==> v32 <==
// CED
module  CED(
	input  clk,
	input  rst,
	input  enable,
	output reg ird,
	input  [7:0] idata,	
	output reg [13:0] iaddr,
	output reg cwr_mag_0,
	output reg [12:0] cdata_mag_wr0,
	output reg crd_mag_0,
	input  [12:0] cdata_mag_rd0,
	output reg [13:0] caddr_mag_0,
	output reg cwr_ang_0,
	output reg [12:0] cdata_ang_wr0,
	output reg crd_ang_0,
	input  [12:0] cdata_ang_rd0,
	output reg [13:0] caddr_ang_0,
	output reg cwr1,
	output reg [12:0] cdata_wr1,
	output reg crd1,
	input  [12:0] cdata_rd1,
	output reg [13:0] caddr_1,
	output reg cwr2,
	output reg [12:0] cdata_wr2,
	output reg [13:0] caddr_2,
	output reg done
);
clock: 56.8 ns
lec_check: 0
abc_area: 1
cap_margin: 20
core_margin: 2
core_utilization: 72
cts_cluster_diameter: 99
cts_cluster_size: 76
gpl_routability_driven: 0
place_density: 0.35
slew_margin: 20
run.sh (not shown) runs the stock make flow with config.mk's settings and CLKGATE_MAP_FILE=.
==> inputs of v38, as changes to v32 <==
CORE_UTILIZATION = 66   (was 72)
CTS_CLUSTER_DIAMETER = 253   (was 99)
CTS_CLUSTER_SIZE = 61   (was 76)
GPL_ROUTABILITY_DRIVEN = default   (was 0)
HOLD_SLACK_MARGIN = -0.1   (was default)
PLACE_DENSITY = 0.6   (was 0.35)
==> flow/constraint.sdc (replaced) <==
create_clock -name core_clock -period 60.7 [get_ports {clk}]
set_input_delay 12.1400 -clock core_clock [delete_from_list [all_inputs] [get_ports {clk}]]
set_output_delay 12.1400 -clock core_clock [all_outputs]
set_load 0.01 [all_outputs]
==> flow_metrics.py <==
# Auto-generated metrics
metrics = {
    "status": {
        "status": "aborted with a tool error",
        "haltStage": "clock tree synthesis (4_1_cts)",
        "stop_error": "[ERROR DPL-0038] Utilization greater than 100%, impossible to legalize",
    },
    "floorplan": {
        "core.rowCount": 97,
        "die_y_um": 271,
        "die_w_um": 271,
        "core_util_floorplan_pct": 72.9,
    },
    "placed_design": {
        "post-place-ws_ns": -13.28,
        "dp_cells": 10200,
        "dp_hpwl_um": 180000,
    },
}
[end of results for v32]
==> flow_metrics.py <==
# Auto-generated metrics
metrics = {
    "synth": {
        "ys_async_sr_fraction_pct": 5.20,
        "ys_ff": 346,
        "edf_count": 328,
        "yosysMostFrequentCell": "nand2_1",
        "ys_seq_share_pct": 20.1,
        "simple_gate_area_share_pct": 28.5,
    },
    "floorplan": {
        "die_y_um": 283,
        "die_w_um": 283,
        "core.rowCount": 102,
        "io_pins": 181,
        "core_util_floorplan_pct": 66.4,
    },
    "placed_design": {
        "dp_hpwl_um": 153000,
        "dp_cells": 10300,
        "post-place-ws_ns": -6.03,
    },
    "status": {
        "haltStage": "global routing (5_1_grt)",
        "status": "aborted with a tool error",
        "stop_error": "[ERROR GRT-0116] Global routing finished with congestion. Check the congestion regions in the DRC Viewer.",
    },
    "grt": {
        "grt_busiest_layer": "met2",
    },
}
[end of results for v38]


==> inputs of build 12 <==
==> flow/design.v <==
`timescale 1ns/10ps
module  CED(
	input  clk,
	input  rst,
	input  enable,
	output reg ird,
	input  [7:0] idata,	
	output reg [13:0] iaddr,
	output reg cwr_mag_0,
	output reg [12:0] cdata_mag_wr0,
	output reg crd_mag_0,
	input  [12:0] cdata_mag_rd0,
	output reg [13:0] caddr_mag_0,
	output reg cwr_ang_0,
	output reg [12:0] cdata_ang_wr0,
	output reg crd_ang_0,
	input  [12:0] cdata_ang_rd0,
	output reg [13:0] caddr_ang_0,
	output reg cwr1,
	output reg [12:0] cdata_wr1,
	output reg crd1,
	input  [12:0] cdata_rd1,
	output reg [13:0] caddr_1,
	output reg cwr2,
	output reg [12:0] cdata_wr2,
	output reg [13:0] caddr_2,
	output reg done
);
reg [5:0] state,next_state,i;
reg [7:0] Grayscale_temp[0:8];
reg signed [12:0] magnitude_L0[0:8];
reg [12:0] angle_L0[0:8];
reg signed [12:0] Gx,Gy,magnitude;
reg signed [12:0] Gx_abs,Gy_abs;
reg [15:0] n,j;
reg [12:0]angle;
reg signed[28:0] Gy_temp,angle_tmp, Gy_temp1;
parameter INIT=5'd0,GRAYSCALE_ADDR=5'd1,WAIT=5'd2,GRAYSCALE_DATA=5'd3,
          LAYER0=5'd4,INIT1=5'd5,LAYER1_ADDR=5'd6,WAIT1=5'd7,LAYER1_DATA=5'd8,
		  LAYER1_DATA1=5'd9,NMS=5'd10,INIT2=5'd11,LAYER2_ADDR=5'd12,
		  WAIT2=5'd13,LAYER2_DATA=5'd14,LAYER2_DATA1=5'd15,HT=5'd16,FINISHED=5'd17;
always @(posedge clk or posedge rst ) begin
  if(rst) state<=INIT;
  else state<=next_state;
end
always @(*) begin
	case (state)
		INIT:begin
		  next_state=(enable)?GRAYSCALE_ADDR:INIT;
		end 
		GRAYSCALE_ADDR:begin
		  next_state=WAIT;
		end
        WAIT:begin
		   next_state=GRAYSCALE_DATA;
		end
        GRAYSCALE_DATA:begin
			next_state=(i>8)?LAYER0:GRAYSCALE_ADDR;  
		end
		LAYER0:begin
		   next_state=(j>15875)?INIT1:GRAYSCALE_ADDR;
		end
        INIT1:begin
          next_state=LAYER1_ADDR;
        end
        LAYER1_ADDR:begin
            next_state=WAIT1;
	    end 
        WAIT1:begin
		   if((n>0&&n<125)||(n%126==0)||(n%126==125)||(n>15750&&n<15875))next_state=LAYER1_DATA1;
		   else next_state=LAYER1_DATA;
		end
		LAYER1_DATA:begin
		  next_state=(i>8)?NMS:LAYER1_ADDR; 
		end
		LAYER1_DATA1:begin
          next_state=LAYER1_ADDR;
		end
        NMS:begin
		  next_state=(n>15875)?INIT2:LAYER1_ADDR;
		end
		INIT2:begin
		  next_state=LAYER2_ADDR;
		end
		LAYER2_ADDR:begin
		  next_state=WAIT2;
		end
		WAIT2:begin
		  if((n>0&&n<125)||(n%126==0)||(n%126==125)||(n>15750&&n<15875))next_state=LAYER2_DATA1;
		  else next_state=LAYER2_DATA;
		end
		LAYER2_DATA:begin
		  next_state=(i>8)?HT:LAYER2_ADDR; 
		end
		LAYER2_DATA1:begin
          next_state=LAYER2_ADDR;
		end
		HT:begin
		  next_state=(n>15875)?FINISHED:LAYER2_ADDR;
		end
		default:begin
		  next_state=state;
		end 
	endcase	
end
always @(posedge clk) begin
		case (state)
		INIT:begin
		  n=0;
		  i=0;
		  j=0;
		  done=0;
		  ird=0;
		  cwr_mag_0=0;
		  cwr_ang_0=0;
		  crd_mag_0=0;
		  crd_ang_0=0;
		  cwr1=0;
		  crd1=0;
		  cwr2=0;
		  angle=0;
		  angle_tmp=0;
		end 
		GRAYSCALE_ADDR:begin
		  ird=1;
		  cwr_ang_0=0;
		  cwr_mag_0=0;
		  if (i==0)iaddr=n;
		  else if(i==1)iaddr=n+1;
		  else if(i==2)iaddr=n+2;
		  else if(i==3)iaddr=n+128;
		  else if(i==4)iaddr=n+129;
		  else if(i==5)iaddr=n+130;
		  else if(i==6)iaddr=n+256;
		  else if(i==7)iaddr=n+257;
		  else iaddr=n+258; 
		end
		WAIT:begin
		  angle=0;
		  angle_tmp=0;
		end
        GRAYSCALE_DATA:begin
		  Grayscale_temp[i]=idata;
		  i=i+1;
		end
		LAYER0:begin
		  i=0;
		  ird=0;
		  cwr_ang_0=1;
		  cwr_mag_0=1;
		  n=(n%128==125)?n+3:n+1;
		  Gx=-(Grayscale_temp[0])+Grayscale_temp[2]-(Grayscale_temp[3]<<1)+
		     (Grayscale_temp[5]<<1)-Grayscale_temp[6]+Grayscale_temp[8];
		  Gy=-Grayscale_temp[0]-(Grayscale_temp[1]<<1)-Grayscale_temp[2]+
		     Grayscale_temp[6]+(Grayscale_temp[7]<<1)+Grayscale_temp[8];
          Gx_abs=(Gx[12]==1)?-Gx:Gx;
          Gy_abs=(Gy[12]==1)?-Gy:Gy;
		  magnitude=Gx_abs+Gy_abs;
          angle_tmp=(Gx!=0)?(Gy<<16)/Gx:Gx;
		  if(angle_tmp<$signed(29'h00006A09) && angle_tmp>$signed(29'h1FFF95F7))begin                         
			if (Gx!=0&&Gy==0)angle=13'h00;
			else if (Gx==0&&Gy!=0)angle=13'h5a;
			else angle=13'h00;
		  end         
		  else if(angle_tmp>$signed(29'h00006A09) && angle_tmp<$signed(29'h00026A09))angle=13'h2d;            
		  else if(angle_tmp>$signed(29'h00026A09) || angle_tmp<$signed(29'h1FFD95F7))angle=13'h5a;            
		  else angle=13'h87;
		  caddr_mag_0=j;
		  cdata_mag_wr0=magnitude;
		  caddr_ang_0=j;
          cdata_ang_wr0=angle;
		  j=j+1;
		end
        INIT1:begin
		  j=0;
		  n=0;
		  i=0;
		  cwr_ang_0=0;
		  cwr_mag_0=0;
        end
		LAYER1_ADDR:begin
		  if ((n>0&&n<125)||(n%126==0)||(n%126==125)||(n>15750&&n<15875)) begin
		    cwr1=0;
			caddr_1=n;
		  end
          else begin
		    crd_ang_0=1;
		    crd_mag_0=1;
			cwr1=0;
			if (i==0)begin
			  caddr_ang_0=j;
			  caddr_mag_0=j;
			end
		    else if(i==1)begin
			  caddr_ang_0=j+1;
			  caddr_mag_0=j+1;
			end
		    else if(i==2)begin
			  caddr_ang_0=j+2;
			  caddr_mag_0=j+2;
			end
		    else if(i==3)begin
			  caddr_ang_0=j+126;
			  caddr_mag_0=j+126;
			end
		    else if(i==4)begin
			  caddr_ang_0=j+127;
			  caddr_mag_0=j+127;
			end
		    else if(i==5)begin
			  caddr_ang_0=j+128;
			  caddr_mag_0=j+128;
			end
		    else if(i==6)begin
			  caddr_ang_0=j+252;
			  caddr_mag_0=j+252;
			end
		    else if(i==7)begin
			  caddr_ang_0=j+253;
			  caddr_mag_0=j+253;
			end
		    else begin
			  caddr_ang_0=j+254;
			  caddr_mag_0=j+254;
			end
		  end
		end
		LAYER1_DATA:begin
		  angle_L0[i]=cdata_ang_rd0;
		  magnitude_L0[i]=cdata_mag_rd0;
		  i=i+1;
		end
		LAYER1_DATA1:begin
          	cwr1=1;
			cdata_wr1=0;
			n=n+1;
		end
		NMS:begin
		  crd_ang_0=0;
		  crd_mag_0=0;
		  cwr1=1;
		  caddr_1=n;
		  if (angle_L0[4]==13'h00) begin
            cdata_wr1=(magnitude_L0[4]>=magnitude_L0[3]
			          &&magnitude_L0[4]>=magnitude_L0[5])?magnitude_L0[4]:0;			
		  end
		  else if (angle_L0[4]==13'h2d) begin
			cdata_wr1=(magnitude_L0[4]>=magnitude_L0[2]
			          &&magnitude_L0[4]>=magnitude_L0[6])?magnitude_L0[4]:0;	
		  end
          else if (angle_L0[4]==13'h5a) begin
			cdata_wr1=(magnitude_L0[4]>=magnitude_L0[1]
			          &&magnitude_L0[4]>=magnitude_L0[7])?magnitude_L0[4]:0;	
		  end
		  else begin
			cdata_wr1=(magnitude_L0[4]>=magnitude_L0[0]
			          &&magnitude_L0[4]>=magnitude_L0[8])?magnitude_L0[4]:0;
		  end
		  j=(j%126==123)?j+3:j+1;
		  n=n+1;
		  i=0;
		end
		INIT2:begin
		  j=0;
		  n=0;
		  i=0;
          cwr1=0;
		end
		LAYER2_ADDR:begin
		  if ((n>0&&n<125)||(n%126==0)||(n%126==125)||(n>15750&&n<15875)) begin
		    cwr2=0;
			caddr_2=n;
		  end
          else begin
            crd1=1;
			cwr2=0;
			if (i==0)caddr_1=j;
		    else if(i==1)caddr_1=j+1;
		    else if(i==2)caddr_1=j+2;
		    else if(i==3)caddr_1=j+126;
		    else if(i==4)caddr_1=j+127;
		    else if(i==5)caddr_1=j+128;
		    else if(i==6)caddr_1=j+252;
		    else if(i==7)caddr_1=j+253;
		    else caddr_1=j+254;
		  end
		end
		LAYER2_DATA:begin
		  magnitude_L0[i]=cdata_rd1;
		  i=i+1;
		end	
		LAYER2_DATA1:begin
          	cwr2=1;
			cdata_wr2=0;
			n=n+1;
		end
		HT:begin
          crd1=0;
		  cwr2=1;
		  caddr_2=n;
          if (magnitude_L0[4]>=13'd100)cdata_wr2=13'd255;
		  else if(magnitude_L0[4]<13'd50)cdata_wr2=13'd0;
		  else begin
			if ((magnitude_L0[0]>=13'd100)||(magnitude_L0[1]>=13'd100)||
			    (magnitude_L0[2]>=13'd100)||(magnitude_L0[3]>=13'd100)||
				(magnitude_L0[5]>=13'd100)||(magnitude_L0[6]>=13'd100)||
				(magnitude_L0[7]>=13'd100)||(magnitude_L0[8]>=13'd100)) begin
				cdata_wr2=13'd255;
			end
			else cdata_wr2=13'd0;
		  end
		  j=(j%126==123)?j+3:j+1;
		  n=n+1;
		  i=0;
		end
		FINISHED:begin
		  done=1;
		end
		default:begin
		end 
	endcase
end
endmodule
==> flow/run.sh <==
#!/bin/bash
# the make line also repeats each setting of config.mk as NAME=value (left out here)
make -C /OpenROAD-flow-scripts/flow DESIGN_CONFIG=/design/flow/config.mk WORK_HOME=/design/flow/orfs CLKGATE_MAP_FILE= finish
==> flow/config.mk <==
export PLATFORM = sky130hd
export DESIGN_NAME = CED
export DESIGN_NICKNAME = CED
export VERILOG_FILES = /design/flow/design.v
export SDC_FILE = /design/flow/constraint.sdc
export NUM_CORES = 4
export LEC_CHECK = 0
export ABC_AREA = 1
export CAP_MARGIN = 40
export CORE_MARGIN = 2
export CORE_UTILIZATION = 72
export CTS_CLUSTER_DIAMETER = 359
export CTS_CLUSTER_SIZE = 99
export PLACE_DENSITY_LB_ADDON = 0.09
export SETUP_SLACK_MARGIN = 3.94
export SLEW_MARGIN = 20
export TNS_END_PERCENT = 5
==> flow/constraint.sdc <==
create_clock -name core_clock -period 34.4 [get_ports {clk}]
set_input_delay 6.8800 -clock core_clock [delete_from_list [all_inputs] [get_ports {clk}]]
set_output_delay 6.8800 -clock core_clock [all_outputs]
set_load 0.01 [all_outputs]
==> trial 19: changes against build 12 <==
Settings changed: CAP_MARGIN 40 to 20, CORE_UTILIZATION 72 to 66, CTS_CLUSTER_DIAMETER 359 to 253, CTS_CLUSTER_SIZE 99 to 34, HOLD_SLACK_MARGIN from default to -0.09, PLACE_DENSITY from default to 0.6, PLACE_DENSITY_LB_ADDON 0.09 to default, SETUP_SLACK_MARGIN 3.94 to default, TNS_END_PERCENT 5 to default.
==> flow/constraint.sdc (replaced) <==
create_clock -name core_clock -period 62.6 [get_ports {clk}]
set_input_delay 12.5200 -clock core_clock [delete_from_list [all_inputs] [get_ports {clk}]]
set_output_delay 12.5200 -clock core_clock [all_outputs]
set_load 0.01 [all_outputs]
==> trial 55: changes against build 12 <==
Settings changed: CAP_MARGIN 40 to 20, CTS_CLUSTER_DIAMETER 359 to default, CTS_CLUSTER_SIZE 99 to default, PLACE_DENSITY from default to 0.6, PLACE_DENSITY_LB_ADDON 0.09 to default, SETUP_SLACK_MARGIN 3.94 to default, TNS_END_PERCENT 5 to default.
==> flow/constraint.sdc (replaced) <==
create_clock -name core_clock -period 124.0 [get_ports {clk}]
set_input_delay 24.8000 -clock core_clock [delete_from_list [all_inputs] [get_ports {clk}]]
set_output_delay 24.8000 -clock core_clock [all_outputs]
set_load 0.01 [all_outputs]
==> impl_metrics.py <==
# Physical implementation metrics
metrics = {
    "place": {
        "dp.final_hpwl_mm": 146.3,
        "pre_cts_slack_ps": -3407,
        "gp_congestion": 1.013,
        "numPlacedInstances": 10200,
    },
    "clock_network": {
        "cts.repair_timing.setup_buffer_count": 178,
        "clock_tree.root_cell": "sky130_fd_sc_hd__clkbuf_16",
        "cts-htree-levels": 1,
    },
    "die": {
        "core_mm2": 0.07721,
        "chipWidth_um": 282.7,
        "die.size.y_um": 282.7,
        "core.rowCount": 102,
        "floorplan.io_pins": 181,
        "core_util_floorplan_pct": 66.38,
    },
    "synthesis": {
        "complex_gate_fraction_of_the_synthesized_area_pct": 15.74,
        "fa_ha_area_share_pct": 17.39,
        "synth.mux.area_fraction_pct": 0.1367,
    },
    "run_status": {
        "run_status": "aborted with a tool error",
        "first-error": "[ERROR GRT-0232] Routing congestion too high. Check the congestion heatmap in the GUI.",
        "failed_stage": "5_1_grt",
    },
    "grt": {
        "met1_usage_pct": 87.24,
    },
}
-- figures above: trial 19

==> impl_metrics.py <==
# Synthesis and PnR figures
metrics = {
    "die": {
        "chipWidth_um": 270.8,
        "floorplan.io_pins": 181,
        "die.size.y_um": 270.8,
        "core.rowCount": 97,
        "core_mm2": 0.07027,
        "core_util_floorplan_pct": 72.94,
    },
    "place": {
        "dp.final_hpwl_mm": 124.4,
        "pre_cts_slack_ps": 34820,
    },
    "clock_network": {
        "cts.repair_timing.setup_buffer_count": 0,
        "clock_tree.root_cell": "sky130_fd_sc_hd__clkbuf_16",
    },
    "grt": {
        "met1_usage_pct": 50.34,
    },
    "run_status": {
        "run_status": "timing/DRC/antenna clean",
    },
}
-- figures above: trial 55

==> impl_metrics.py <==
# Physical implementation metrics
metrics = {
    "place": {
        "post_dp_cell_area_mm2": 0.06673,
        "numPlacedInstances": 10260,
        "pre_cts_slack_ps": -38130,
        "gp_congestion": 1.107,
        "dp.final_hpwl_mm": 191.4,
    },
    "synthesis": {
        "fa_ha_area_share_pct": 17.39,
        "synth-seq-area-share_pct": 20.10,
        "complex_gate_fraction_of_the_synthesized_area_pct": 15.74,
        "synth.mux.area_fraction_pct": 0.1367,
        "postSynth.asyncResetShare_pct": 5.202,
    },
    "run_status": {
        "first-error": "[ERROR DPL-0038] Utilization greater than 100%, impossible to legalize",
        "run_status": "aborted with a tool error",
        "failed_stage": "4_1_cts",
    },
    "die": {
        "core_util_floorplan_pct": 72.94,
        "floorplan.io_pins": 181,
        "die.size.y_um": 270.8,
        "core_mm2": 0.07027,
        "chipWidth_um": 270.8,
        "core.rowCount": 97,
    },
}
-- figures above: build 12

